==> flow/design.v (excerpt) <==
module riscv_core(
    input           sys_clk         ,
    input           sys_rst_n       ,
    output  reg     led_test        ,
    output          iram_cs         ,
    output  [11:0]  iram_addr       ,
    input   [31:0]  iram_rdata      ,
    output          dram_cs         ,
    output  [3:0]   dram_we         ,
    output  [11:0]  dram_addr       ,
    output  [31:0]  dram_wdata      ,
    input   [31:0]  dram_rdata      
);
==> flow/config.mk <==
export PLATFORM = sky130hd
export DESIGN_NAME = riscv_core
export DESIGN_NICKNAME = riscv_core
export VERILOG_FILES = /design/flow/design.v
export SDC_FILE = /design/flow/constraint.sdc
export NUM_CORES = 4
export LEC_CHECK = 0
export ABC_AREA = 1
export CAP_MARGIN = 20
export CELL_PAD_IN_SITES_DETAIL_PLACEMENT = 0
export CELL_PAD_IN_SITES_GLOBAL_PLACEMENT = 0
export CORE_MARGIN = 2
export CORE_UTILIZATION = 72
export CTS_CLUSTER_DIAMETER = 103
export CTS_CLUSTER_SIZE = 55
export GPL_ROUTABILITY_DRIVEN = 1
export PLACE_DENSITY = 0.45
export SETUP_SLACK_MARGIN = 1.03
export SLEW_MARGIN = 20
==> flow/constraint.sdc <==
create_clock -name core_clock -period 3.48 [get_ports {sys_clk}]
set_input_delay 0.6960 -clock core_clock [delete_from_list [all_inputs] [get_ports {sys_clk}]]
set_output_delay 0.6960 -clock core_clock [all_outputs]
set_load 0.01 [all_outputs]
run.sh (not shown) runs the stock make flow with config.mk's settings and CLKGATE_MAP_FILE=.
The starting point did not get past 5_1_grt.
Then changed:
Settings changed: CORE_ASPECT_RATIO set to 0.5, CTS_CLUSTER_DIAMETER 103 to 348, CTS_CLUSTER_SIZE 55 to 96, PLACE_DENSITY 0.45 to not set, PLACE_DENSITY_LB_ADDON set to 0.08, TNS_END_PERCENT set to 35.
The new run ended with an error in 4_1_cts, error DPL-0033; die size barely changes; area after synthesis does not change; synthesized cell count is unchanged.
Then changed:
Settings changed: ABC_AREA 1 to not set, CORE_ASPECT_RATIO 0.5 to not set, CORE_UTILIZATION 72 to 61, CTS_CLUSTER_DIAMETER 348 to not set, CTS_CLUSTER_SIZE 96 to not set, PLACE_DENSITY set to 0.45, PLACE_DENSITY_LB_ADDON 0.08 to not set, SETUP_SLACK_MARGIN 1.03 to 1.6, TNS_END_PERCENT 35 to not set.
Clock period 3.48 ns to 5.51 ns, I/O delays scaled along.
Now the flow failed in 5_1_grt.
Synthesized area falls by 5.0%.
Synthesized cell count falls by 22%.
Die size rises by 12%.


riscv_core again, from the RTL that the note above started with.
make LEC_CHECK=0 CAP_MARGIN=5 CELL_PAD_IN_SITES_DETAIL_PLACEMENT=2 CELL_PAD_IN_SITES_GLOBAL_PLACEMENT=0 CORE_ASPECT_RATIO=0.64 CORE_MARGIN=2 CORE_UTILIZATION=61 GPL_ROUTABILITY_DRIVEN=1 MAX_ROUTING_LAYER=met4 MIN_ROUTING_LAYER=met1 PLACE_DENSITY_LB_ADDON=0.08 SLEW_MARGIN=20 TNS_END_PERCENT=25 finish   # period 5.59 ns
The first run failed in detailed placement (3_5_place_dp).
Rerun with:
==> flow/config.mk (replaced) <==
export PLATFORM = sky130hd
export DESIGN_NAME = riscv_core
export DESIGN_NICKNAME = riscv_core
export VERILOG_FILES = /design/flow/design.v
export SDC_FILE = /design/flow/constraint.sdc
export NUM_CORES = 4
export LEC_CHECK = 0
export CAP_MARGIN = 20
export CORE_MARGIN = 2
export CORE_UTILIZATION = 50
export CTS_CLUSTER_SIZE = 35
export SETUP_SLACK_MARGIN = -0.44
export SLEW_MARGIN = 20
==> flow/constraint.sdc (replaced) <==
create_clock -name core_clock -period 4.4 [get_ports {sys_clk}]
set_input_delay 0.8800 -clock core_clock [delete_from_list [all_inputs] [get_ports {sys_clk}]]
set_output_delay 0.8800 -clock core_clock [all_outputs]
set_load 0.01 [all_outputs]
Effect: With this change the flow ran to the end with violations: negative setup slack; synthesized cell count stays the same; die size grows by about a fifth; area after synthesis stays the same.
Rerun with:
--- a/flow/config.mk
+++ b/flow/config.mk
@@ -8,6 +8,8 @@
 export CAP_MARGIN = 20
+export CELL_PAD_IN_SITES_DETAIL_PLACEMENT = 1
+export CELL_PAD_IN_SITES_GLOBAL_PLACEMENT = 1
 export CORE_MARGIN = 2
-export CORE_UTILIZATION = 50
-export CTS_CLUSTER_SIZE = 35
-export SETUP_SLACK_MARGIN = -0.44
+export CORE_UTILIZATION = 18
+export GPL_ROUTABILITY_DRIVEN = 1
+export PLACE_DENSITY = 0.45
 export SLEW_MARGIN = 20
==> flow/constraint.sdc (replaced) <==
create_clock -name core_clock -period 7.76 [get_ports {sys_clk}]
set_input_delay 1.5520 -clock core_clock [delete_from_list [all_inputs] [get_ports {sys_clk}]]
set_output_delay 1.5520 -clock core_clock [all_outputs]
set_load 0.01 [all_outputs]
This time the run completed without violations.
Sequential power decreases by 43%.
Critical path depth decreases by 11.
Power shrinks by 45%.
Register-to-register slack improves by 1900 ps.
Clock power drops by about 36%.
Sequential share of layout area goes up by 3.0 points.
Clock skew came out higher by 61 ps.
Routed wire length rose by 19%.
Global-route usage decreases by 32 points.
Die area rises to 2.8 times its value.
Worst hold slack stays flat.
Rerun with:
--- a/flow/config.mk
+++ b/flow/config.mk
@@ -7,9 +7,13 @@
 export LEC_CHECK = 0
-export CAP_MARGIN = 20
+export ABC_AREA = 0
+export CAP_MARGIN = 40
 export CELL_PAD_IN_SITES_DETAIL_PLACEMENT = 1
 export CELL_PAD_IN_SITES_GLOBAL_PLACEMENT = 1
+export CORE_ASPECT_RATIO = 0.83
 export CORE_MARGIN = 2
-export CORE_UTILIZATION = 18
+export CORE_UTILIZATION = 65
 export GPL_ROUTABILITY_DRIVEN = 1
-export PLACE_DENSITY = 0.45
+export GPL_TIMING_DRIVEN = 0
+export MIN_ROUTING_LAYER = met2
 export SLEW_MARGIN = 20
+export TNS_END_PERCENT = 40
==> flow/constraint.sdc (replaced) <==
create_clock -name core_clock -period 6.78 [get_ports {sys_clk}]
set_input_delay 1.3560 -clock core_clock [delete_from_list [all_inputs] [get_ports {sys_clk}]]
set_output_delay 1.3560 -clock core_clock [all_outputs]
set_load 0.01 [all_outputs]
- This time the run never finished: it broke off in clock tree synthesis (4_1_cts), error DPL-0033
- die area falls by 72%
- area after synthesis is unchanged
- synthesized cell count stays the same
Power figures rest on the tool's default switching activity, not on a simulated workload.
